==> flow/design.v (excerpt) <==
module ex2_1 (
	      input 		 clk, rst, validi,
	      input [31:0] 	 data_in,
	      output logic 	 valido, 
	      output logic [31:0] data_out
	      );
   enum 			 {S0, S1, S2} state, next;
   logic [31:0]  		 a1, a2, a3;
   logic [31:0]			 counter;
   always_ff @(posedge clk or posedge rst) begin
      if (rst) begin
	 data_out <= 32'b0;
	 valido <= 1'b0;
	 state = S0;
	 counter = 0;
	 a1 = 0;
	 a2 = 0;
	 a3 = 0;
      end
      else begin
	 case (state)
	   S0: begin
	      if (validi) 
		  	begin
		  		a1 = data_in;
		  		a2 += data_in;
		  		a3 *= data_in;
		  		data_out <= a2;
		 		if(counter > 2 && (counter % 3 == 0)) 
					begin
	 	 				valido <= 1'b1;
		 			end
		 		next = S1;
		 		counter += 1;
		  	end
		  else 
		  	begin
		 		next = S0;
		 		counter = 0;
				valido <= 1'b0;
	      	end
	   end
	   S1: begin
	      if (validi) 
		  	begin
		 		a1 *= data_in;
		 		a2 = data_in;
		 		a3 += data_in;
		 		data_out <= a3;
		 		if(counter > 2 && (counter % 3 == 1)) 
					begin
	 	 				valido <= 1'b1;
		 			end
		 		next = S2;
		 		counter += 1;
			end	      
		  else 
		  	begin
				next = S0;
				counter = 0;
				valido <= 1'b0;
		  	end
	   end
	   S2: begin
	      if (validi) 
		  	begin
		 		a1 += data_in;
		 		a2 *= data_in;
		 		a3 = data_in;
		 		data_out <= a1;
		 		if(counter % 3 == 2) 
					begin
		 				valido <= 1'b1;
		  			end
	      		next = S0;
		  		counter += 1;
			end
		  else 
		  	begin
				next = S0;
		 		counter = 0;
				valido <= 1'b0;
			end
	   end
	 endcase
	 state = next;
      end
   end
endmodule
clock: 6.03 ns
lec_check: 0
abc_area: 1
cap_margin: 20
core_margin: 2
core_utilization: 72
cts_cluster_diameter: 400
cts_cluster_size: 10
hold_slack_margin: 0.29
place_density: 0.39
setup_slack_margin: 0.37
slew_margin: 20
run.sh (not shown) runs the stock make flow with config.mk's settings and CLKGATE_MAP_FILE=.
The baseline ended with an error in 5_1_grt.
Rerun with:
ABC_AREA = unset   (was 1)
CORE_UTILIZATION = 14   (was 72)
CTS_CLUSTER_DIAMETER = unset   (was 400)
CTS_CLUSTER_SIZE = unset   (was 10)
HOLD_SLACK_MARGIN = unset   (was 0.29)
PLACE_DENSITY = unset   (was 0.39)
SETUP_SLACK_MARGIN = unset   (was 0.37)
clock period = 13.6 ns   (was 6.03 ns; I/O delays follow)
What happened: Now the flow ran to the end with no violations. Die size goes up to 5.1 times its value. Synthesized area is higher by 0.67%. Synthesized cell count went down by 7.7%.
Rerun with:
ABC_AREA = 1   (was unset)
CORE_UTILIZATION = 40   (was 14)
CTS_CLUSTER_SIZE = 99   (was unset)
GPL_ROUTABILITY_DRIVEN = 0   (was unset)
clock period = 10.0 ns   (was 13.6 ns; I/O delays follow)
Outcome: Clock-buffer cell count is unchanged. Synthesized cell count came out higher by 8.4%. Routed wire length goes down by about 2%. Via count rose by 4.7%. Setup slack got worse by 0.76 ns. Register-to-register slack loses 2.0 ns. Core utilization is higher by 27 points. First-iteration DRC count increases by 12%. Die area goes down by about 65%. Worst hold slack gets better by 0.0035 ns.
Rerun with:
ABC_AREA = unset   (was 1)
CTS_CLUSTER_SIZE = unset   (was 99)
GPL_ROUTABILITY_DRIVEN = unset   (was 0)
Effect:
- The new run completed with no timing, DRC or antenna violations
- clock-buffer cell count does not change
- wire length drops by 1.5%
- setup slack gets worse by 0.26 ns
- global-route usage drops by 0.76 points
- non-clock buffer count climbs by 171
- sequential cell count does not change
- utilization climbs by 1.2 points
- synthesized cell count drops by 7.7%
- cell count drops by 4.8%
Rerun with:
CORE_UTILIZATION = 34   (was 40)
clock period = 9.8 ns   (was 10.0 ns; I/O delays follow)
The changed run completed without violations.
Area after synthesis stays the same.
Critical path depth does not change.
Cell area went up slightly.
Register-to-register slack gains 0.11 ns.
Wire length went up by a few percent.
Setup slack loses 0.099 ns.

Setup of harbor:
Starting RTL as in the previous note.
Settings: LEC_CHECK=0, CAP_MARGIN=15, CORE_MARGIN=2, CORE_UTILIZATION=72, HOLD_SLACK_MARGIN=-0.09, SETUP_SLACK_MARGIN=-0.59, SLEW_MARGIN=20; clock period 7.69 ns.
harbor finished all stages; layout check result: FAIL, due to negative setup slack.
Edits applied to the flow inputs when going from harbor to nickel:
- CAP_MARGIN: 15 -> 20
- CORE_UTILIZATION: 72 -> 66
- HOLD_SLACK_MARGIN: -0.09 -> unset
- SETUP_SLACK_MARGIN: -0.59 -> unset
- the clock period (ns, I/O delays scaled along): 7.69 -> 13.6
- nickel went all the way through the flow, and no timing, DRC or antenna check failed.
- Clock buffer count in the final layout, harbor and nickel: larger value in nickel
- nickel has worst setup slack above what harbor had.
- Of the two values seen for capture point of the worst path, a2[31] was produced by harbor and a1[31] by nickel.
- Re cell count along the critical path: no difference whatsoever between harbor and nickel.
- nickel: total global routing track utilization lower than harbor
- Total of hold buffers inserted after clock tree synthesis came out exactly the same in harbor and nickel.
- Sort harbor and nickel by signal arrival time at the worst endpoint, ascending, and harbor comes first.
- nickel: aggregate negative setup slack 38.14 ns above harbor
- Between harbor and nickel, non-clock buffer count decreased.
- Any difference in number of buffers added by the clock tree synthesis step between harbor and nickel is small enough to ignore.
For yarrow, these inputs were changed with respect to nickel:
- setting HOLD_SLACK_MARGIN to -0.09 for the first time
- changing CAP_MARGIN from 20 to 15
- changing CORE_UTILIZATION from 66 to 71
- changing the clock period (ns, I/O delays scaled along) from 13.6 to 8.13
Notes after the runs:
Die size: yarrow is under nickel. Re final cell count: yarrow is about 7% up on nickel. Of yarrow and nickel, just one finished clean: nickel. yarrow finished every stage; the final checks, however, were not passed, the failures being negative setup slack. Summary of yarrow over nickel: maximum cell stage delay along the critical path -0.04 ns, total stage count of the critical path +2.6%, cell depth of the worst flop-to-flop path -1. Amount of wire on met2 after detailed routing (yarrow vs. nickel) increases by a little under 10%. nickel → yarrow: wire length of the first global-routing pass went up about 5.3%, portion of the clock cycle consumed by the worst path in the final layout went up 26 points. Comparing yarrow and nickel, number of iterations in the first detailed-routing pass is higher on yarrow. The via count reported for yarrow is higher than the one for nickel.
